Setup of try-zinc:
Design processor, start of the top module:
module processor(clk,rst,ld,kernel,o_img_re,o_img_addr,i_img_data,
                 o_out_we,o_out_addr,o_out_data,o_complete);
For scale: ~12,000 cells after synthesis, about 1,500 flip-flops, ~200 I/O pins, ~97,000 µm² of cells after synthesis.
Settings: LEC_CHECK=0, ABC_AREA=1, CAP_MARGIN=15, CELL_PAD_IN_SITES_DETAIL_PLACEMENT=2, CELL_PAD_IN_SITES_GLOBAL_PLACEMENT=3, CORE_MARGIN=2, CORE_UTILIZATION=30, GPL_TIMING_DRIVEN=0, MAX_ROUTING_LAYER=met5, MIN_ROUTING_LAYER=met1, SETUP_SLACK_MARGIN=0.99, SLEW_MARGIN=40, TNS_END_PERCENT=80; clock period 11.0 ns.
run.sh (not shown) runs the stock make flow with config.mk's settings and CLKGATE_MAP_FILE=.
Per the final summary, try-zinc finished and its layout is clean on timing, DRC and antenna.
Relative to try-zinc, the following input files were edited for try-cedar:
==> flow/config.mk <==
export PLATFORM = sky130hd
export DESIGN_NAME = processor
export DESIGN_NICKNAME = processor
export VERILOG_FILES = /design/flow/design.v
export SDC_FILE = /design/flow/constraint.sdc
export NUM_CORES = 4
export LEC_CHECK = 0
export CAP_MARGIN = 20
export CORE_MARGIN = 2
export CORE_UTILIZATION = 39
export GPL_TIMING_DRIVEN = 0
export HOLD_SLACK_MARGIN = 0.28
export MAX_ROUTING_LAYER = met5
export SLEW_MARGIN = 20
export TNS_END_PERCENT = 75
==> flow/constraint.sdc <==
create_clock -name core_clock -period 5.96 [get_ports {clk}]
set_input_delay 1.1920 -clock core_clock [delete_from_list [all_inputs] [get_ports {clk}]]
set_output_delay 1.1920 -clock core_clock [all_outputs]
set_load 0.01 [all_outputs]
### Flow results
Area of all placed cells without fillers, try-cedar vs try-zinc: down by a little under 10%. try-cedar against try-zinc: post-layout instance count excluding filler cells shows a reduction of 35%, combinational cell fraction of total power lost 1.1 points, net total in the final layout went down by 4,925, relative contribution of the clock network to total power has decreased. Although try-cedar finished all stages, its layout failed final checks on negative setup slack. What try-zinc reported for chip area from the yosys synthesis statistics has to be multiplied by 0.917 to get the figure for try-cedar.
## Diff of input files: try-garnet against try-cedar
--- a/flow/config.mk
+++ b/flow/config.mk
@@ -9,6 +9,8 @@
 export CORE_MARGIN = 2
-export CORE_UTILIZATION = 39
-export GPL_TIMING_DRIVEN = 0
+export CORE_UTILIZATION = 68
+export CTS_CLUSTER_SIZE = 14
+export GPL_TIMING_DRIVEN = 1
 export HOLD_SLACK_MARGIN = 0.28
 export MAX_ROUTING_LAYER = met5
+export SETUP_SLACK_MARGIN = -0.31
 export SLEW_MARGIN = 20
==> flow/constraint.sdc <==
create_clock -name core_clock -period 3.64 [get_ports {clk}]
set_input_delay 0.7280 -clock core_clock [delete_from_list [all_inputs] [get_ports {clk}]]
set_output_delay 0.7280 -clock core_clock [all_outputs]
set_load 0.01 [all_outputs]
==> results <==
No final results exist for try-garnet, since it was stopped by error GRT-0116 during global routing (5_1_grt).
Going from try-cedar to try-garnet, quantity of gates resized following cts shows a reduction of about 40%; final HPWL from detailed placement shows a reduction of about 11%.
Going from try-cedar to try-garnet, global placer's final weighted congestion grew by a few percent.
For fraction of synthesized cell area in xor and xnor cells, try-cedar and try-garnet come out practically identical.
--- input diff try-garnet..try-indigo ---
--- a/flow/config.mk
+++ b/flow/config.mk
@@ -9,9 +9,5 @@
 export CORE_MARGIN = 2
-export CORE_UTILIZATION = 68
+export CORE_UTILIZATION = 57
+export CTS_CLUSTER_DIAMETER = 365
 export CTS_CLUSTER_SIZE = 14
-export GPL_TIMING_DRIVEN = 1
-export HOLD_SLACK_MARGIN = 0.28
-export MAX_ROUTING_LAYER = met5
-export SETUP_SLACK_MARGIN = -0.31
 export SLEW_MARGIN = 20
-export TNS_END_PERCENT = 75
==> flow/constraint.sdc <==
create_clock -name core_clock -period 5.3 [get_ports {clk}]
set_input_delay 1.0600 -clock core_clock [delete_from_list [all_inputs] [get_ports {clk}]]
set_output_delay 1.0600 -clock core_clock [all_outputs]
set_load 0.01 [all_outputs]
The flow completed for try-indigo, but it is not clean: the layout still shows negative setup slack. On width of the die: between try-indigo and try-garnet, it ends up higher for try-indigo. Total die size (higher): try-indigo. Comparing CTS H-tree depth for try-indigo and try-garnet, the bigger number came from try-garnet. Looking at core area, try-indigo sits 20% higher than try-garnet does. Re count of buffers from port buffering: no difference whatsoever between try-indigo and try-garnet. The final reports for try-indigo and try-garnet show final weighted congestion of routability-driven global placement lower in the former.
Relative to try-indigo, the following input files were edited for try-harbor:
--- a/flow/config.mk
+++ b/flow/config.mk
@@ -9,5 +9,3 @@
 export CORE_MARGIN = 2
-export CORE_UTILIZATION = 57
-export CTS_CLUSTER_DIAMETER = 365
-export CTS_CLUSTER_SIZE = 14
+export CORE_UTILIZATION = 40
 export SLEW_MARGIN = 20
==> flow/constraint.sdc <==
create_clock -name core_clock -period 9.18 [get_ports {clk}]
set_input_delay 1.8360 -clock core_clock [delete_from_list [all_inputs] [get_ports {clk}]]
set_output_delay 1.8360 -clock core_clock [all_outputs]
set_load 0.01 [all_outputs]
Results
Delta (try-harbor minus try-indigo): final instance area down 3.9%, routed wire length went up by 2.9%, multi-input logic portion of the cell area shows an increase of 0.66 points, worst setup slack shows an increase of 2.40 ns. Worst setup path endpoint = execute.o_aluout[25]$_DFF_P_: try-indigo; worst setup path endpoint = execute.o_aluout[30]$_DFF_P_: try-harbor. The run showing the greater via count of the first global-routing pass is try-indigo. Compared with try-indigo, try-harbor is the less power-hungry design. try-harbor | status: complete | timing, DRC, antenna: pass. Nothing crashed in try-indigo and all stages finished; the problem is that the final layout failed, the offending checks being negative setup slack.


processor again, from the RTL that the note above started with.
export LEC_CHECK = 0
export CAP_MARGIN = 5
export CORE_MARGIN = 2
export CORE_UTILIZATION = 70
export CTS_CLUSTER_SIZE = 42
export GPL_TIMING_DRIVEN = 1
export HOLD_SLACK_MARGIN = 0.28
export MAX_ROUTING_LAYER = met5
export SLEW_MARGIN = 20
export TNS_END_PERCENT = 75
create_clock -name core_clock -period 5.96 [get_ports {clk}]
The starting point aborted during global routing.
Edit:
Settings changed: CAP_MARGIN 5 to 20, CORE_UTILIZATION 70 to 39, CTS_CLUSTER_SIZE 42 to not set, GPL_TIMING_DRIVEN 1 to not set, HOLD_SLACK_MARGIN 0.28 to not set, MAX_ROUTING_LAYER met5 to not set, TNS_END_PERCENT 75 to not set.
Clock period 5.96 ns to 13.3 ns, I/O delays scaled along.
Effect: Now the flow went through all stages and came out clean; die area came out higher by 78%; area after synthesis is unchanged; synthesized cell count stays the same.
Edit:
Settings changed: CORE_UTILIZATION 39 to 72, CTS_CLUSTER_SIZE set to 43, PLACE_DENSITY_LB_ADDON set to 0.03.
Clock period 13.3 ns to 3.78 ns, I/O delays scaled along.
The new run failed in global routing on GRT-0116; synthesized area stays the same; synthesized cell count is unchanged; die area came out lower by 46%.


processor again, from the RTL that the note above started with.
## processor
module processor(clk,rst,ld,kernel,o_img_re,o_img_addr,i_img_data,
                 o_out_we,o_out_addr,o_out_data,o_complete);
input clk,rst,ld;
input [143:0] kernel;
output o_img_re;
output [16:0] o_img_addr;
input [7:0] i_img_data;
output o_out_we;
output [15:0] o_out_addr;
output [7:0] o_out_data;
output o_complete;
wire pc_ctrl_sig;
wire [31:0] new_pc,o_pc,o_instr;
wire [36:0] WB_DATA;
wire wb_en;
wire [2:0] o_ctrl_alu;
wire o_bse,o_rd_ctrl,o_en;
wire [5:0] o_funct;
wire [4:0] o_shift_amt;
wire [31:0] o_a,o_b,o_b_ex,o_se,o_aluout_ex,o_mem_data,o_aluout_mem;
wire [4:0] o_rd,o_rd_ex,o_rd_mem;
wire [2:0] o_ctrl_mux,o_ctrl_mux_ex;
wire complete;
assign o_complete = complete;
IF    instruction_fetch(clk,rst,ld,kernel,new_pc,pc_ctrl_sig,o_pc,o_instr,complete);
ID    instruction_decode(clk,rst,ld,wb_en,WB_DATA[36:32],WB_DATA[31:0],o_pc,o_instr,o_ctrl_alu,o_bse,o_funct,o_shift_amt,o_a,o_b,o_se,o_rd,o_ctrl_mux,new_pc,pc_ctrl_sig);
  ...
Settings: LEC_CHECK=0, CAP_MARGIN=5, CELL_PAD_IN_SITES_DETAIL_PLACEMENT=1, CELL_PAD_IN_SITES_GLOBAL_PLACEMENT=2, CORE_MARGIN=2, CORE_UTILIZATION=40, GPL_TIMING_DRIVEN=0, MAX_ROUTING_LAYER=met4, MIN_ROUTING_LAYER=met2, PLACE_DENSITY=0.61, SETUP_SLACK_MARGIN=1.31, SLEW_MARGIN=20; clock period 5.21 ns.
The first run aborted during 5_1_grt.
Rerun with:
==> flow/config.mk (replaced) <==
export PLATFORM = sky130hd
export DESIGN_NAME = processor
export DESIGN_NICKNAME = processor
export VERILOG_FILES = /design/flow/design.v
export SDC_FILE = /design/flow/constraint.sdc
export NUM_CORES = 4
export LEC_CHECK = 0
export CAP_MARGIN = 5
export CORE_MARGIN = 2
export CORE_UTILIZATION = 68
export CTS_CLUSTER_DIAMETER = 42
export MAX_ROUTING_LAYER = met4
export SLEW_MARGIN = 20
==> flow/constraint.sdc (replaced) <==
create_clock -name core_clock -period 7.57 [get_ports {clk}]
set_input_delay 1.5140 -clock core_clock [delete_from_list [all_inputs] [get_ports {clk}]]
set_output_delay 1.5140 -clock core_clock [all_outputs]
set_load 0.01 [all_outputs]
Outcome: The new run did not get past 5_1_grt; area after synthesis is unchanged; die area is lower by about 40%; synthesized cell count is unchanged.
Rerun with:
--- a/flow/config.mk
+++ b/flow/config.mk
@@ -7,7 +7,7 @@
 export LEC_CHECK = 0
-export CAP_MARGIN = 5
+export CAP_MARGIN = 20
 export CORE_MARGIN = 2
-export CORE_UTILIZATION = 68
-export CTS_CLUSTER_DIAMETER = 42
-export MAX_ROUTING_LAYER = met4
+export CORE_UTILIZATION = 62
+export PLACE_DENSITY = 0.35
+export SETUP_SLACK_MARGIN = 0.73
 export SLEW_MARGIN = 20
==> flow/constraint.sdc (replaced) <==
create_clock -name core_clock -period 7.75 [get_ports {clk}]
set_input_delay 1.5500 -clock core_clock [delete_from_list [all_inputs] [get_ports {clk}]]
set_output_delay 1.5500 -clock core_clock [all_outputs]
set_load 0.01 [all_outputs]
=> With this change the flow ran to the end with no violations. Area after synthesis does not change. Die size increases by roughly a tenth. Synthesized cell count stays the same.
Power figures rest on the tool's default switching activity, not on a simulated workload.
